==> maple: inputs <==
==> flow/design.v <==
`timescale 1ns / 1ps
module compff2(ce,clk,x1,img1,x2,img2,y1,img3,y2,img4);
input ce,clk;
input signed [15:0] x1,img1,x2,img2;
output reg signed [15:0] y1,img3,y2,img4;
always @(posedge clk)
begin
y1 <= x1+x2;
img3 <= img1+ img2 ;
y2 <= x1-x2;
img4 <= img1 - img2;
end
endmodule
`timescale 1ns / 1ps
module compff4(ce,clk,xa1,imga1,xa2,imga2,xa3,imga3,xa4,imga4,yb1,imgb1,yb2,imgb2,yb3,imgb3,yb4,imgb4);
input ce,clk;
input signed[15:0] xa1,imga1,xa2,imga2,xa3,imga3,xa4,imga4;
output reg signed [15:0]yb1,imgb1,yb2,imgb2,yb3,imgb3,yb4,imgb4;
wire signed [15:0] yc1,imgc1,yc2,imgc2,yc3,imgc3,yc4,imgc4;
compff2 a0(ce,clk,xa1,imga1,xa3,imga3,yc1,imgc1,yc2,imgc2);
compff2 a1(ce,clk,xa2,imga2,xa4,imga4,yc3,imgc3,yc4,imgc4);
always @(posedge clk)
begin 
yb1 <= yc1 + yc3;
imgb1 <= imgc1 + imgc3;
yb2 <= yc2 + imgc4;
imgb2 <=  imgc2 - yc4 ;
yb3 <= yc1 - yc3;
imgb3 <= imgc1 - imgc3;
yb4 <= yc2 - imgc4;
imgb4 <= imgc2 +  yc4 ;
end
endmodule
`timescale 1ns / 1ps
module compff8(ce,clk,xg1,imgg1,xg2,imgg2,xg3,imgg3,xg4,imgg4,xg5,imgg5,xg6,imgg6,xg7,imgg7,xg8,imgg8,yh1,imgh1,yh2,imgh2,yh3,imgh3,yh4,imgh4,yh5,imgh5,yh6,imgh6,yh7,imgh7,yh8,imgh8);
input ce,clk;
input signed[15:0] xg1,imgg1,xg2,imgg2,xg3,imgg3,xg4,imgg4,xg5,imgg5,xg6,imgg6,xg7,imgg7,xg8,imgg8;
output reg signed[15:0] yh1,imgh1,yh2,imgh2,yh3,imgh3,yh4,imgh4,yh5,imgh5,yh6,imgh6,yh7,imgh7,yh8,imgh8;
wire signed [15:0] ya[7:0],imga[7:0];
compff4 b1(ce,clk,xg1,imgg1,xg3,imgg3,xg5,imgg5,xg7,imgg7,ya[0],imga[0],ya[1],imga[1],ya[2],imga[2],ya[3],imga[3]);
compff4 b2(ce,clk,xg2,imgg2,xg4,imgg4,xg6,imgg6,xg8,imgg8,ya[4],imga[4],ya[5],imga[5],ya[6],imga[6],ya[7],imga[7]);
function signed [15:0] m707;
input signed [15:0] s;
reg signed [31:0] p;
begin
p = s * 32'sd23167 + 32'sd16384;
m707 = p[30:15];
end
endfunction
always @(posedge clk)                
begin
yh1 <= ya[0] + ya[4]  ;
imgh1 <= imga[0] + imga[4] ;
yh2 <= ya[1]+ m707(ya[5] + imga[5]) ;
imgh2 <= imga[1]+ m707(imga[5] - ya[5]) ;
yh3 <= ya[2] + imga[6];
imgh3 <= imga[2] - ya[6];
yh4 <= ya[3] + m707(imga[7] - ya[7]);
imgh4 <= imga[3] - m707(ya[7] + imga[7]);
yh5 <= ya[0] - ya[4];
imgh5 <= imga[0] - imga[4];
yh6 <= ya[1] - m707(ya[5] + imga[5]);
imgh6 <= imga[1] + m707( ya[5] - imga[5]);
yh7 <= ya[2] - imga[6];
imgh7 <= imga[2] + ya[6];
yh8 <= ya[3] + m707(ya[7] - imga[7]);
imgh8 <= imga[3] + m707(ya[7] + imga[7]);
end
endmodule
==> flow/run.sh <==
#!/bin/bash
# the make line also repeats each setting of config.mk as NAME=value (left out here)
make -C /OpenROAD-flow-scripts/flow DESIGN_CONFIG=/design/flow/config.mk WORK_HOME=/design/flow/orfs CLKGATE_MAP_FILE= finish
==> flow/config.mk <==
export PLATFORM = sky130hd
export DESIGN_NAME = compff8
export DESIGN_NICKNAME = compff8
export VERILOG_FILES = /design/flow/design.v
export SDC_FILE = /design/flow/constraint.sdc
export NUM_CORES = 4
export LEC_CHECK = 0
export CAP_MARGIN = 20
export CORE_MARGIN = 2
export CORE_UTILIZATION = 40
export SLEW_MARGIN = 20
==> flow/constraint.sdc <==
create_clock -name core_clock -period 12.0 [get_ports {clk}]
set_input_delay 2.4000 -clock core_clock [delete_from_list [all_inputs] [get_ports {clk}]]
set_output_delay 2.4000 -clock core_clock [all_outputs]
set_load 0.01 [all_outputs]
==> raven: changes against maple <==
CORE_UTILIZATION = 66   (was 40)
CTS_CLUSTER_SIZE = 57   (was default)
==> flow/constraint.sdc (replaced) <==
create_clock -name core_clock -period 8.98 [get_ports {clk}]
set_input_delay 1.7960 -clock core_clock [delete_from_list [all_inputs] [get_ports {clk}]]
set_output_delay 1.7960 -clock core_clock [all_outputs]
set_load 0.01 [all_outputs]
==> cedar: changes against maple <==
ABC_AREA = 0   (was default)
CELL_PAD_IN_SITES_DETAIL_PLACEMENT = 2   (was default)
CELL_PAD_IN_SITES_GLOBAL_PLACEMENT = 3   (was default)
CORE_MARGIN = 8   (was 2)
CORE_UTILIZATION = 66   (was 40)
CTS_CLUSTER_DIAMETER = 156   (was default)
CTS_CLUSTER_SIZE = 13   (was default)
GPL_ROUTABILITY_DRIVEN = 0   (was default)
MIN_ROUTING_LAYER = met2   (was default)
PLACE_DENSITY_LB_ADDON = 0.0   (was default)
SLEW_MARGIN = 35   (was 20)
TNS_END_PERCENT = 80   (was default)
==> flow/constraint.sdc (replaced) <==
create_clock -name core_clock -period 15.5 [get_ports {clk}]
set_input_delay 3.1000 -clock core_clock [delete_from_list [all_inputs] [get_ports {clk}]]
set_output_delay 3.1000 -clock core_clock [all_outputs]
set_load 0.01 [all_outputs]
==> indigo: changes against maple <==
ABC_AREA = 1   (was default)
CAP_MARGIN = 30   (was 20)
CELL_PAD_IN_SITES_DETAIL_PLACEMENT = 1   (was default)
CELL_PAD_IN_SITES_GLOBAL_PLACEMENT = 1   (was default)
CORE_ASPECT_RATIO = 0.6   (was default)
CORE_MARGIN = 7   (was 2)
GPL_ROUTABILITY_DRIVEN = 0   (was default)
GPL_TIMING_DRIVEN = 0   (was default)
HOLD_SLACK_MARGIN = -0.06   (was default)
MAX_ROUTING_LAYER = met4   (was default)
PLACE_DENSITY = 0.65   (was default)
==> summary of the runs <==
raven completed and failed the layout checks on setup timing. cedar stopped in global placement without I/O (3_1_place_gp_skip_io). maple ran to the end with no violations. indigo completed without violations. Maximum frequency, highest first: indigo, raven, maple. The highest wire length belongs to indigo, the lowest to maple. Setup slack: indigo > maple > raven.
==> figures <==
|  | cedar | indigo | raven | maple |
|---|---|---|---|---|
| Crit path largest cell delay | - | 0.53 ns | 1.10 ns | 0.64 ns |
| Cell total in the yosys stat output | 9,194 | 11,800 | 9,194 | 9,194 |
| Number of buffer and inverter instances along the worst setup path | - | 9 | 12 | 5 |
| Status | stopped before the end | finished clean | complete, but fails checks | finished clean |
| Last stage reached | global placement without I/O (3_1_place_gp_skip_io) | - | - | - |
| Layout check failures | - | - | setup timing | - |
| Timing startpoint of the critical path | - | b2.imgb4[12] | b2.imgb2[6] | b2.imgb2[1] |
| Cells after DPL | - | 15,400 | 12,000 | 12,300 |
| Layout sequential cell count | - | 746 | 746 | 746 |
| Met1 track utilization from global routing | - | 43.4% | 44.6% | 30.3% |
| Grt met2 use | - | 41.0% | 66.0% | 37.8% |
| Sequential fraction of the synthesis area | 18.0% | 16.3% | 18.0% | 18.0% |
| Setup repair after global routing missed its margin | - | no | yes | no |
